==> inputs of wip/lagoon <==
==> flow/design.v <==
module ctr #(
	parameter ADR_WIDTH = 6
)(
	input wire clk_i,
	input wire rst_i,
	input wire carry_i,
	input wire [2-1:0] op_i,
	output reg [1-1:0] ctr_marmux_o,
	output reg [2-1:0] ctr_carrymux_o,
	output reg ctr_pc_reg_en_o,
	output reg ctr_a_reg_en_o,
	output reg ctr_mar_reg_en_o,
	output reg ctr_d_reg_en_o,
	output reg ctr_we_o,
	output reg [2-1:0] ctr_aluop_o
);
	localparam STATE_WIDTH = 12;
	localparam [STATE_WIDTH-1:0]
		s_fi	=	12'b000_000_000_001,
		s_rm	=	12'b000_000_000_010,
		s_nf	=	12'b000_000_000_100,
		s_nc	=	12'b000_000_001_000,
		s_af	=	12'b000_000_010_000,
		s_ac	=	12'b000_000_100_000,
		s_jc	=	12'b000_001_000_000,
		s_sw	=	12'b000_010_000_000,
		s_pm	=	12'b000_100_000_000,
		s_nw	=	12'b001_000_000_000,
		s_aw	=	12'b010_000_000_000,
		s_fw	=	12'b100_000_000_000;
	reg [STATE_WIDTH-1:0] current, next;
	always @(posedge clk_i) begin:sequential
		if (rst_i) begin
			current <= s_fi;
		end else begin
			current <= next;
		end
	end
	always @* begin:combnext
	case (current)
		s_fi:
			next = s_fw;
		s_fw:
			next = s_rm;
		s_rm:
			case (op_i)
				2'b00 : begin
					next = s_nf;
				end
				2'b01 : begin
					next = s_af;
				end
				2'b10 : begin
					next = s_sw;
				end
				2'b11 : begin
					if (carry_i) begin
						next = s_jc;
					end else begin
						next = s_fi;
					end
				end
				default:
					next = s_fi;
			endcase
		s_nf:
			next = s_nw;
                s_nw:
                        next = s_nc;
		s_nc:
			next = s_pm;
		s_af:
			next = s_aw;
                s_aw:
                        next = s_ac;
		s_ac:
			next = s_pm;
		s_jc:
			next = s_pm;
		s_sw:
			next = s_pm;
		s_pm:
			next = s_fi;
		default:
			next = s_fi;
	endcase
	end
	always @* begin:combout
	case(current)
		s_fi:
		begin
			ctr_pc_reg_en_o = 1'b1;
			ctr_marmux_o = 1'b1;
			ctr_mar_reg_en_o = 1'b0;
			ctr_aluop_o = 2'b01;
			ctr_a_reg_en_o = 1'b0;
			ctr_we_o = 1'b0;
			ctr_d_reg_en_o = 1'b0;
			ctr_carrymux_o = 2'b00;
		end
		s_fw:
		begin
			ctr_pc_reg_en_o = 1'b1;
			ctr_marmux_o = 1'b1;
			ctr_mar_reg_en_o = 1'b0;
			ctr_aluop_o = 2'b01;
			ctr_a_reg_en_o = 1'b0;
			ctr_we_o = 1'b0;
			ctr_d_reg_en_o = 1'b1;
			ctr_carrymux_o = 2'b00;
		end
		s_rm:
		begin
			ctr_pc_reg_en_o = 1'b0;
			ctr_marmux_o = 1'b0;
			ctr_mar_reg_en_o = 1'b1;
			ctr_aluop_o = 2'b01;
			ctr_a_reg_en_o = 1'b0;
			ctr_we_o = 1'b0;
			ctr_d_reg_en_o = 1'b0;
			ctr_carrymux_o = 2'b00;
		end
		s_nf:
		begin
			ctr_pc_reg_en_o = 1'b0;
			ctr_marmux_o = 1'b1;
			ctr_mar_reg_en_o = 1'b0;
			ctr_aluop_o = 2'b01;
			ctr_a_reg_en_o = 1'b0;
			ctr_we_o = 1'b0;
			ctr_d_reg_en_o = 1'b0;
			ctr_carrymux_o = 2'b00;
		end
		s_nw:
		begin
			ctr_pc_reg_en_o = 1'b0;
			ctr_marmux_o = 1'b1;
			ctr_mar_reg_en_o = 1'b0;
			ctr_aluop_o = 2'b01;
			ctr_a_reg_en_o = 1'b0;
			ctr_we_o = 1'b0;
			ctr_d_reg_en_o = 1'b1;
			ctr_carrymux_o = 2'b00;
		end
		s_nc:
		begin
			ctr_pc_reg_en_o = 1'b0;
			ctr_marmux_o = 1'b1;
			ctr_mar_reg_en_o = 1'b0;
			ctr_aluop_o = 2'b00;
			ctr_a_reg_en_o = 1'b1;
			ctr_we_o = 1'b0;
			ctr_d_reg_en_o = 1'b0;
			ctr_carrymux_o = 2'b01;
		end
		s_af:
		begin
			ctr_pc_reg_en_o = 1'b0;
			ctr_marmux_o = 1'b1;
			ctr_mar_reg_en_o = 1'b0;
			ctr_aluop_o = 2'b01;
			ctr_a_reg_en_o = 1'b0;
			ctr_we_o = 1'b0;
			ctr_d_reg_en_o = 1'b0;
			ctr_carrymux_o = 2'b00;
		end
		s_aw:
		begin
			ctr_pc_reg_en_o = 1'b0;
			ctr_marmux_o = 1'b1;
			ctr_mar_reg_en_o = 1'b0;
			ctr_aluop_o = 2'b01;
			ctr_a_reg_en_o = 1'b0;
			ctr_we_o = 1'b0;
			ctr_d_reg_en_o = 1'b1;
			ctr_carrymux_o = 2'b00;
		end
		s_ac:
		begin
			ctr_pc_reg_en_o = 1'b0;
			ctr_marmux_o = 1'b1;
			ctr_mar_reg_en_o = 1'b0;
			ctr_aluop_o = 2'b01;
			ctr_a_reg_en_o = 1'b1;
			ctr_we_o = 1'b0;
			ctr_d_reg_en_o = 1'b0;
			ctr_carrymux_o = 2'b01;
		end
		s_jc:
		begin
			ctr_pc_reg_en_o = 1'b0;
			ctr_marmux_o = 1'b1;
			ctr_mar_reg_en_o = 1'b0;
			ctr_aluop_o = 2'b01;
			ctr_a_reg_en_o = 1'b0;
			ctr_we_o = 1'b0;
			ctr_d_reg_en_o = 1'b0;
			ctr_carrymux_o = 2'b10;
		end
		s_sw:
		begin
			ctr_pc_reg_en_o = 1'b0;
			ctr_marmux_o = 1'b1;
			ctr_mar_reg_en_o = 1'b0;
			ctr_aluop_o = 2'b01;
			ctr_a_reg_en_o = 1'b0;
			ctr_we_o = 1'b1;
			ctr_d_reg_en_o = 1'b0;
			ctr_carrymux_o = 2'b00;
		end
		s_pm:
		begin
			ctr_pc_reg_en_o = 1'b0;
			ctr_marmux_o = 1'b1;
			ctr_mar_reg_en_o = 1'b1;
			ctr_aluop_o = 2'b01;
			ctr_a_reg_en_o = 1'b0;
			ctr_we_o = 1'b0;
			ctr_d_reg_en_o = 1'b0;
			ctr_carrymux_o = 2'b00;
		end
		default:
		begin
			ctr_pc_reg_en_o = 1'b0;
			ctr_marmux_o = 1'b1;
			ctr_mar_reg_en_o = 1'b1;
			ctr_aluop_o = 2'b01;
			ctr_a_reg_en_o = 1'b0;
			ctr_we_o = 1'b0;
			ctr_d_reg_en_o = 1'b0;
			ctr_carrymux_o = 2'b00;
		end
	endcase
	end
endmodule
module adr #(
	parameter ADR_WIDTH = 6
)(
	input wire clk_i,
	input wire rst_i,
	input wire [ADR_WIDTH-1:0] adr_i,
	input wire [1-1:0] ctr_marmux_i,
	input wire ctr_mar_reg_en_i,
	input wire ctr_pc_reg_en_i,
	output wire [ADR_WIDTH-1:0] adr_o
);
	reg [ADR_WIDTH-1:0] mar_reg;
	reg [ADR_WIDTH-1:0] mar_reg_next;
	reg [ADR_WIDTH-1:0] pc_reg;
	reg [ADR_WIDTH-1:0] pc_reg_next;
	always @(posedge clk_i) begin:seq
		if (rst_i) begin
			pc_reg <= 0;
			mar_reg <= 0;
		end else begin
			if (ctr_pc_reg_en_i) begin
				pc_reg <= pc_reg_next;
			end
			if (ctr_mar_reg_en_i) begin
				mar_reg <= mar_reg_next;
			end
		end
	end
	always @* begin:comb
		pc_reg_next = mar_reg + 1'd1;
		case (ctr_marmux_i)
			1'b0 : begin
				mar_reg_next = adr_i;
			end
			1'b1 : begin
				mar_reg_next = pc_reg;
			end
			default:
				mar_reg_next = pc_reg;
		endcase
	end
	assign adr_o = mar_reg;
endmodule
module dat #(
	parameter DATA_WIDTH = 8
)(
	input wire clk_i,
	input wire rst_i,
	input wire [DATA_WIDTH-1:0] data_i,
	input wire [2-1:0] ctr_aluop_i,
	input wire ctr_a_reg_en_i,
	input wire [2-1:0] ctr_carrymux_i,
	output wire carry_o,
	output wire [DATA_WIDTH-1:0] data_o
);
	reg [DATA_WIDTH-1:0] a_reg;
	reg [DATA_WIDTH-1:0] a_reg_next;
	reg carry_reg;
	reg carry_next;
	reg carry_alu;
	always @(posedge clk_i) begin:seq
		if (rst_i) begin
			a_reg <= 0;
			carry_reg <= 0;
		end else begin
			if (ctr_a_reg_en_i) begin
				a_reg <= a_reg_next;
			end
			carry_reg <= carry_next;
		end
	end
	always @* begin:comb
		case (ctr_aluop_i)
			2'b00 : begin
				{carry_alu, a_reg_next} =
					{1'b0, ~(a_reg | data_i)};
			end
			2'b01 : begin
				{carry_alu, a_reg_next} =
					a_reg + data_i;
			end
			2'b11 : begin
				{carry_alu, a_reg_next} = {1'b0, a_reg};
			end
			2'b10 : begin
				{carry_alu, a_reg_next} = {carry_reg, a_reg};
			end
			default:
				{carry_alu, a_reg_next} = {carry_reg, a_reg};
		endcase
		case (ctr_carrymux_i)
			2'b00 : begin
				carry_next = carry_reg;
			end
			2'b01 : begin
				carry_next = carry_alu;
			end
			2'b10 : begin
				carry_next = 0;
			end
			default:
				carry_next = carry_reg;
		endcase
	end
	assign data_o = a_reg;
	assign carry_o = carry_reg;
endmodule
module alpacacorn #(
	parameter ADR_WIDTH = 6,
	parameter DATA_WIDTH = 8
)(
	input wire clk_i,
	input wire rst_i,
	input wire [DATA_WIDTH-1:0] data_i,
	output wire [DATA_WIDTH-1:0] data_o,
	output wire [ADR_WIDTH-1:0] adr_o,
	output wire we_o
);
	wire carry_dat_ctr;
	wire [2-1:0] ctr_carrymux_ctr_dat;
	wire ctr_a_reg_en_ctr_dat;
	wire [1-1:0] ctr_marmux_ctr_adr;
	wire ctr_mar_reg_en_ctr_adr;
	wire ctr_pc_reg_en_ctr_adr;
	wire ctr_d_reg_en;
	wire [2-1:0] ctr_aluop_ctr_dat;
	reg [DATA_WIDTH-1:0] d_reg;
	always @(posedge clk_i) begin:seq
		if (rst_i) begin
			d_reg <= 0;
		end else begin
			if (ctr_d_reg_en) begin
				d_reg <= data_i;
			end
		end
	end
	ctr #(
		.ADR_WIDTH(ADR_WIDTH)
	) i_ctr (
		.clk_i(clk_i),
		.rst_i(rst_i),
		.carry_i(carry_dat_ctr),
		.op_i(d_reg[DATA_WIDTH-1:DATA_WIDTH-2]),
		.ctr_marmux_o(ctr_marmux_ctr_adr),
		.ctr_carrymux_o(ctr_carrymux_ctr_dat),
		.ctr_a_reg_en_o(ctr_a_reg_en_ctr_dat),
		.ctr_d_reg_en_o(ctr_d_reg_en),
		.ctr_mar_reg_en_o(ctr_mar_reg_en_ctr_adr),
		.ctr_pc_reg_en_o(ctr_pc_reg_en_ctr_adr),
		.ctr_aluop_o(ctr_aluop_ctr_dat),
		.ctr_we_o(we_o)
	);
	adr #(
		.ADR_WIDTH(ADR_WIDTH)
	) i_adr (
		.clk_i(clk_i),
		.rst_i(rst_i),
		.adr_i(d_reg[ADR_WIDTH-1:0]),
		.ctr_marmux_i(ctr_marmux_ctr_adr),
		.ctr_mar_reg_en_i(ctr_mar_reg_en_ctr_adr),
		.ctr_pc_reg_en_i(ctr_pc_reg_en_ctr_adr),
		.adr_o(adr_o)
	);
	dat #(
		.DATA_WIDTH(DATA_WIDTH)
	) i_dat (
		.clk_i(clk_i),
		.rst_i(rst_i),
		.data_i(d_reg),
		.ctr_aluop_i(ctr_aluop_ctr_dat),
		.ctr_carrymux_i(ctr_carrymux_ctr_dat),
		.ctr_a_reg_en_i(ctr_a_reg_en_ctr_dat),
		.carry_o(carry_dat_ctr),
		.data_o(data_o)
	);
endmodule
==> flow/run.sh <==
#!/bin/bash
# the make line also repeats each setting of config.mk as NAME=value (left out here)
make -C /OpenROAD-flow-scripts/flow DESIGN_CONFIG=/design/flow/config.mk WORK_HOME=/design/flow/orfs CLKGATE_MAP_FILE= finish
==> flow/config.mk <==
export PLATFORM = sky130hd
export DESIGN_NAME = alpacacorn
export DESIGN_NICKNAME = alpacacorn
export VERILOG_FILES = /design/flow/design.v
export SDC_FILE = /design/flow/constraint.sdc
export NUM_CORES = 4
export LEC_CHECK = 0
export ABC_AREA = 0
export CAP_MARGIN = 20
export CORE_MARGIN = 2
export CORE_UTILIZATION = 71
export CTS_CLUSTER_DIAMETER = 200
export CTS_CLUSTER_SIZE = 19
export SETUP_SLACK_MARGIN = 0.5
export SLEW_MARGIN = 20
==> flow/constraint.sdc <==
create_clock -name core_clock -period 1.73 [get_ports {clk_i}]
set_input_delay 0.3460 -clock core_clock [delete_from_list [all_inputs] [get_ports {clk_i}]]
set_output_delay 0.3460 -clock core_clock [all_outputs]
set_load 0.01 [all_outputs]
==> inputs of wip/delta, as changes to wip/lagoon <==
==> flow/config.mk (replaced) <==
export PLATFORM = sky130hd
export DESIGN_NAME = alpacacorn
export DESIGN_NICKNAME = alpacacorn
export VERILOG_FILES = /design/flow/design.v
export SDC_FILE = /design/flow/constraint.sdc
export NUM_CORES = 4
export LEC_CHECK = 0
export CAP_MARGIN = 25
export CORE_MARGIN = 2
export CORE_UTILIZATION = 40
export CTS_CLUSTER_DIAMETER = 176
export CTS_CLUSTER_SIZE = 59
export GPL_ROUTABILITY_DRIVEN = 0
export GPL_TIMING_DRIVEN = 0
export MAX_ROUTING_LAYER = met4
export MIN_ROUTING_LAYER = met2
export SLEW_MARGIN = 15
==> flow/constraint.sdc (replaced) <==
create_clock -name core_clock -period 2.5 [get_ports {clk_i}]
set_input_delay 0.5000 -clock core_clock [delete_from_list [all_inputs] [get_ports {clk_i}]]
set_output_delay 0.5000 -clock core_clock [all_outputs]
set_load 0.01 [all_outputs]
==> inputs of wip/sierra, as changes to wip/lagoon <==
==> flow/config.mk (replaced) <==
export PLATFORM = sky130hd
export DESIGN_NAME = alpacacorn
export DESIGN_NICKNAME = alpacacorn
export VERILOG_FILES = /design/flow/design.v
export SDC_FILE = /design/flow/constraint.sdc
export NUM_CORES = 4
export LEC_CHECK = 0
export CAP_MARGIN = 20
export CORE_MARGIN = 2
export CORE_UTILIZATION = 21
export SLEW_MARGIN = 20
==> flow/constraint.sdc (replaced) <==
create_clock -name core_clock -period 2.17 [get_ports {clk_i}]
set_input_delay 0.4340 -clock core_clock [delete_from_list [all_inputs] [get_ports {clk_i}]]
set_output_delay 0.4340 -clock core_clock [all_outputs]
set_load 0.01 [all_outputs]
==> inputs of wip/fjord, as changes to wip/lagoon <==
==> flow/config.mk (replaced) <==
export PLATFORM = sky130hd
export DESIGN_NAME = alpacacorn
export DESIGN_NICKNAME = alpacacorn
export VERILOG_FILES = /design/flow/design.v
export SDC_FILE = /design/flow/constraint.sdc
export NUM_CORES = 4
export LEC_CHECK = 0
export ABC_AREA = 1
export CAP_MARGIN = 0
export CORE_ASPECT_RATIO = 0.72
export CORE_MARGIN = 2
export CORE_UTILIZATION = 72
export CTS_CLUSTER_DIAMETER = 360
export CTS_CLUSTER_SIZE = 15
export PLACE_DENSITY_LB_ADDON = 0.13
export SETUP_SLACK_MARGIN = 0.16
export SLEW_MARGIN = 20
==> flow/constraint.sdc (replaced) <==
create_clock -name core_clock -period 0.543 [get_ports {clk_i}]
set_input_delay 0.1086 -clock core_clock [delete_from_list [all_inputs] [get_ports {clk_i}]]
set_output_delay 0.1086 -clock core_clock [all_outputs]
set_load 0.01 [all_outputs]
==> results.ini <==
[status]
result_of_the_run = complete, no violations

[synthesis]
syn_nets = 261
yosys.area_share.aoi_pct = 12.0
yosysSeqAreaShare_pct = 40.4
xor_share_pct = 3.88
yosysMostFrequentCell = sky130_fd_sc_hd__dfxtp_1
synth_cell_type_count = 34
synth.yosys.num_cells = 232

[die]
std_cell_rows = 25
die_w_um = 75.2
core-area_um2 = 4820

[place]
placedCellCount = 323
dp_hpwl_mm = 3.12

# the run above: wip/delta

==> results.ini <==
[status]
result_of_the_run = aborted with a tool error
lastStage = global placement
error_line = [ERROR FLW-0024] Place density exceeds 1.0 (current PLACE_DENSITY_LB_ADDON =  0.13). Please check if the value of  PLACE_DENSITY_LB_ADDON is between 0 and 0.99.

[die]
std_cell_rows = 16
core-area_um2 = 2760
initial_core_util_pct = 76.6
die_w_um = 67.9

[synthesis]
synth.mux.area_fraction_pct = 0
biggest_area_contributors_in_the_synthesized_netlist = sky130_fd_sc_hd__dfxtp_1 39%, sky130_fd_sc_hd__ha_1 11%, sky130_fd_sc_hd__inv_1 8.7%
yosysSeqAreaShare_pct = 38.8
synth.yosys.num_cells = 282
syn_nets = 311
synth.top_cell.area_share_pct = 38.8
synth_cell_type_count = 35
yosys.area_share.aoi_pct = 16.9
yosys-stat-area_um2 = 2120
synthFlopType = sky130_fd_sc_hd__dfxtp_1
xor_share_pct = 1.66
yosysMostFrequentCell = sky130_fd_sc_hd__inv_1

# the run above: wip/fjord

==> results.ini <==
[status]
result_of_the_run = aborted with a tool error
lastStage = clock tree synthesis
error_line = [ERROR DPL-0038] Utilization greater than 100%, impossible to legalize

[synthesis]
synth_cell_type_count = 34
yosysMostFrequentCell = sky130_fd_sc_hd__dfxtp_1
xor_share_pct = 3.88
synth.yosys.num_cells = 232
syn_nets = 261
yosys.area_share.aoi_pct = 12.0

[place]
placedCellCount = 295

[die]
core-area_um2 = 2730
std_cell_rows = 19

# the run above: wip/lagoon

==> results.ini <==
[place]
placedCellCount = 383
dp_hpwl_mm = 3.29

[cells_and_area]
multiInputCombCellCount = 162
nFillCells = 1005

[synthesis]
xor_share_pct = 3.88
syn_nets = 261
yosys.area_share.aoi_pct = 12.0
yosysSeqAreaShare_pct = 40.4
synth.yosys.num_cells = 232
yosysMostFrequentCell = sky130_fd_sc_hd__dfxtp_1
synth_async_sr_flop_share_pct = 0
top_cells_by_count = 41 x sky130_fd_sc_hd__dfxtp_1, 40 x sky130_fd_sc_hd__nor2_1, 21 x sky130_fd_sc_hd__a21oi_1
synth_cell_type_count = 34

[status]
result_of_the_run = complete, no violations

[critical_path]
cell_type_group_with_the_largest_total_delay_on_the_critical_path = simple AND/OR/NAND/NOR gates

[route]
routedWlPerCell_um = 11.3

[die]
std_cell_rows = 35
core-area_um2 = 9330

[pwr]
p_sw_share_pct = 24.4

# the run above: wip/sierra

